Design fix_audio_ns, start of the top module:
module fix_audio_ns(
	output reg ack, 
	output reg overflow, 
	output reg [16-1:0] tx_data, 
	input [16-1:0] rx_data, 
	input [16+16+16+4-1:0] conf, 
	input req, 
	input enable, 
	input rstn, clk 
);
Size: about 8700 cells after synthesis, about 520 flip-flops, roughly 90 I/O pins, about 0.062 mm^2 of cells after synthesis.
clock: 76.5 ns
lec_check: 0
abc_area: 1
cap_margin: 20
core_margin: 2
core_utilization: 72
cts_cluster_diameter: 215
cts_cluster_size: 60
place_density: 0.35
setup_slack_margin: 5.0
slew_margin: 20
run.sh (not shown) runs the stock make flow with config.mk's settings and CLKGATE_MAP_FILE=.
The first run stopped in global routing, error GRT-0232.
Change:
==> flow/config.mk (replaced) <==
export PLATFORM = sky130hd
export DESIGN_NAME = fix_audio_ns
export DESIGN_NICKNAME = fix_audio_ns
export VERILOG_FILES = /design/flow/design.v
export SDC_FILE = /design/flow/constraint.sdc
export NUM_CORES = 4
export LEC_CHECK = 0
export CAP_MARGIN = 20
export CORE_MARGIN = 2
export CORE_UTILIZATION = 71
export CTS_CLUSTER_SIZE = 36
export SLEW_MARGIN = 20
==> flow/constraint.sdc (replaced) <==
create_clock -name core_clock -period 84.7 [get_ports {clk}]
set_input_delay 16.9400 -clock core_clock [delete_from_list [all_inputs] [get_ports {clk}]]
set_output_delay 16.9400 -clock core_clock [all_outputs]
set_load 0.01 [all_outputs]
=> Now the flow ran to the end with no violations; die area hardly moves; synthesized cell count came out lower by 17%; area after synthesis falls by 1.5%.
Change:
--- a/flow/config.mk
+++ b/flow/config.mk
@@ -9,4 +9,3 @@
 export CORE_MARGIN = 2
-export CORE_UTILIZATION = 71
-export CTS_CLUSTER_SIZE = 36
+export CORE_UTILIZATION = 42
 export SLEW_MARGIN = 20
==> flow/constraint.sdc (replaced) <==
create_clock -name core_clock -period 86.2 [get_ports {clk}]
set_input_delay 17.2400 -clock core_clock [delete_from_list [all_inputs] [get_ports {clk}]]
set_output_delay 17.2400 -clock core_clock [all_outputs]
set_load 0.01 [all_outputs]
Outcome: The changed run finished with timing, DRC and antenna clean; clock-buffer cell count is higher by 3; core utilization goes down by 33 points; cell area is about the same; area after synthesis stays the same.
Change:
--- a/flow/config.mk
+++ b/flow/config.mk
@@ -7,5 +7,8 @@
 export LEC_CHECK = 0
+export ABC_AREA = 1
 export CAP_MARGIN = 20
 export CORE_MARGIN = 2
-export CORE_UTILIZATION = 42
+export CORE_UTILIZATION = 62
+export CTS_CLUSTER_DIAMETER = 275
+export CTS_CLUSTER_SIZE = 96
 export SLEW_MARGIN = 20
==> flow/constraint.sdc (replaced) <==
create_clock -name core_clock -period 64.4 [get_ports {clk}]
set_input_delay 12.8800 -clock core_clock [delete_from_list [all_inputs] [get_ports {clk}]]
set_output_delay 12.8800 -clock core_clock [all_outputs]
set_load 0.01 [all_outputs]
Result: The new run failed in global routing, error GRT-0232; synthesized area climbs by 1.5%; die area falls by 31%; synthesized cell count climbs by 20%.
Change:
--- a/flow/config.mk
+++ b/flow/config.mk
@@ -7,8 +7,5 @@
 export LEC_CHECK = 0
-export ABC_AREA = 1
 export CAP_MARGIN = 20
 export CORE_MARGIN = 2
-export CORE_UTILIZATION = 62
-export CTS_CLUSTER_DIAMETER = 275
-export CTS_CLUSTER_SIZE = 96
+export CORE_UTILIZATION = 40
 export SLEW_MARGIN = 20
==> flow/constraint.sdc (replaced) <==
create_clock -name core_clock -period 86.2 [get_ports {clk}]
set_input_delay 17.2400 -clock core_clock [delete_from_list [all_inputs] [get_ports {clk}]]
set_output_delay 17.2400 -clock core_clock [all_outputs]
set_load 0.01 [all_outputs]
Result: The changed run went through all stages and came out clean; synthesized area decreases by 1.5%; synthesized cell count decreases by about 17%; die area increases by 52%.

========
Setup of run 1:
Starting RTL as in the previous note.
clock: 86.0 ns
lec_check: 0
cap_margin: 20
core_margin: 2
core_utilization: 72
place_density_lb_addon: 0.24
slew_margin: 20
Run 1 closes out successfully: all stages finished, all timing, DRC and antenna checks passed.
## Diff of input files: run 2 against run 1
diff --git a/flow/config.mk b/flow/config.mk
--- a/flow/config.mk
+++ b/flow/config.mk
@@ -8,5 +8,4 @@
 export CAP_MARGIN = 20
 export CORE_MARGIN = 2
-export CORE_UTILIZATION = 72
-export PLACE_DENSITY_LB_ADDON = 0.24
+export CORE_UTILIZATION = 16
 export SLEW_MARGIN = 20
==> flow/constraint.sdc <==
create_clock -name core_clock -period 103.0 [get_ports {clk}]
set_input_delay 20.6000 -clock core_clock [delete_from_list [all_inputs] [get_ports {clk}]]
set_output_delay 20.6000 -clock core_clock [all_outputs]
set_load 0.01 [all_outputs]
Results
- Comparing clock latency of the later-clocked register in the worst-skew pair for run 1 and run 2, the smaller number came from run 2.
- Delta (run 2 minus run 1): design area went up, number of signal-net buffers in the layout went down.
The inputs of run 3 differ from those of run 2 as listed below.
diff --git a/flow/config.mk b/flow/config.mk
--- a/flow/config.mk
+++ b/flow/config.mk
@@ -8,4 +8,4 @@
 export CAP_MARGIN = 20
 export CORE_MARGIN = 2
-export CORE_UTILIZATION = 16
+export CORE_UTILIZATION = 57
 export SLEW_MARGIN = 20
==> flow/constraint.sdc <==
create_clock -name core_clock -period 47.9 [get_ports {clk}]
set_input_delay 9.5800 -clock core_clock [delete_from_list [all_inputs] [get_ports {clk}]]
set_output_delay 9.5800 -clock core_clock [all_outputs]
set_load 0.01 [all_outputs]
## What came out
Run 2 and run 3: one clean run, run 2; the rest did not finish clean.
Post-route clock period utilization, run 3 and run 2: higher on run 3
Against run 2, run 3 comes in 26 lower on maximum fanout along the worst path.
The cell depth of the worst flop-to-flop path of run 3 and that of run 2 are within noise of each other.
Run 3 vs. run 2: routed wire length went up about 23%, total core area fell 0.27 mm².
Relative to run 2, the count of clock-buffer cells in the layout measured on run 3 has decreased by more than 10%.
The y dimension of the die in run 2 is 1.9 times that in run 3.
Number of fillers in the final layout ended up 85% lower on run 3 than on run 2.
In run 3, first-pass detailed-route iteration total is higher than in run 2.
Changes in run 4 relative to run 3:
diff --git a/flow/config.mk b/flow/config.mk
--- a/flow/config.mk
+++ b/flow/config.mk
@@ -8,4 +8,4 @@
 export CAP_MARGIN = 20
 export CORE_MARGIN = 2
-export CORE_UTILIZATION = 57
+export CORE_UTILIZATION = 40
 export SLEW_MARGIN = 20
==> flow/constraint.sdc <==
create_clock -name core_clock -period 90.0 [get_ports {clk}]
set_input_delay 18.0000 -clock core_clock [delete_from_list [all_inputs] [get_ports {clk}]]
set_output_delay 18.0000 -clock core_clock [all_outputs]
set_load 0.01 [all_outputs]
Findings:
Run 4: no failed stages, no open violations at the end. Diff run 3 -> run 4: arrival time at the worst endpoint went up 5.53 ns, share of the core filled with cells lower. The layout overhead on the synthesized area in run 4 sits 30 points below the value recorded for run 3.
[inputs] run 5 vs run 4
diff --git a/flow/config.mk b/flow/config.mk
--- a/flow/config.mk
+++ b/flow/config.mk
@@ -6,6 +6,8 @@
 export NUM_CORES = 4
 export LEC_CHECK = 0
+export ABC_AREA = 1
 export CAP_MARGIN = 20
 export CORE_MARGIN = 2
 export CORE_UTILIZATION = 40
-export SLEW_MARGIN = 20
+export GPL_TIMING_DRIVEN = 0
+export SLEW_MARGIN = 25
--- outcome ---
- Summary: clock period minus worst slack, run 5 better than run 4
- Of run 5 and run 4, run 4 shows the lower worst setup slack, with run 5 above it.
- When the final numbers for run 5 and run 4 were put side by side, the number of global-route vias before repair turned out to be greater in run 5.
- Compared with run 4, run 5 shows number of buffers other than clock buffers in the final layout that has gone up by more than a quarter.
- Run 5: combinational gate area 0.0033 mm² below run 4
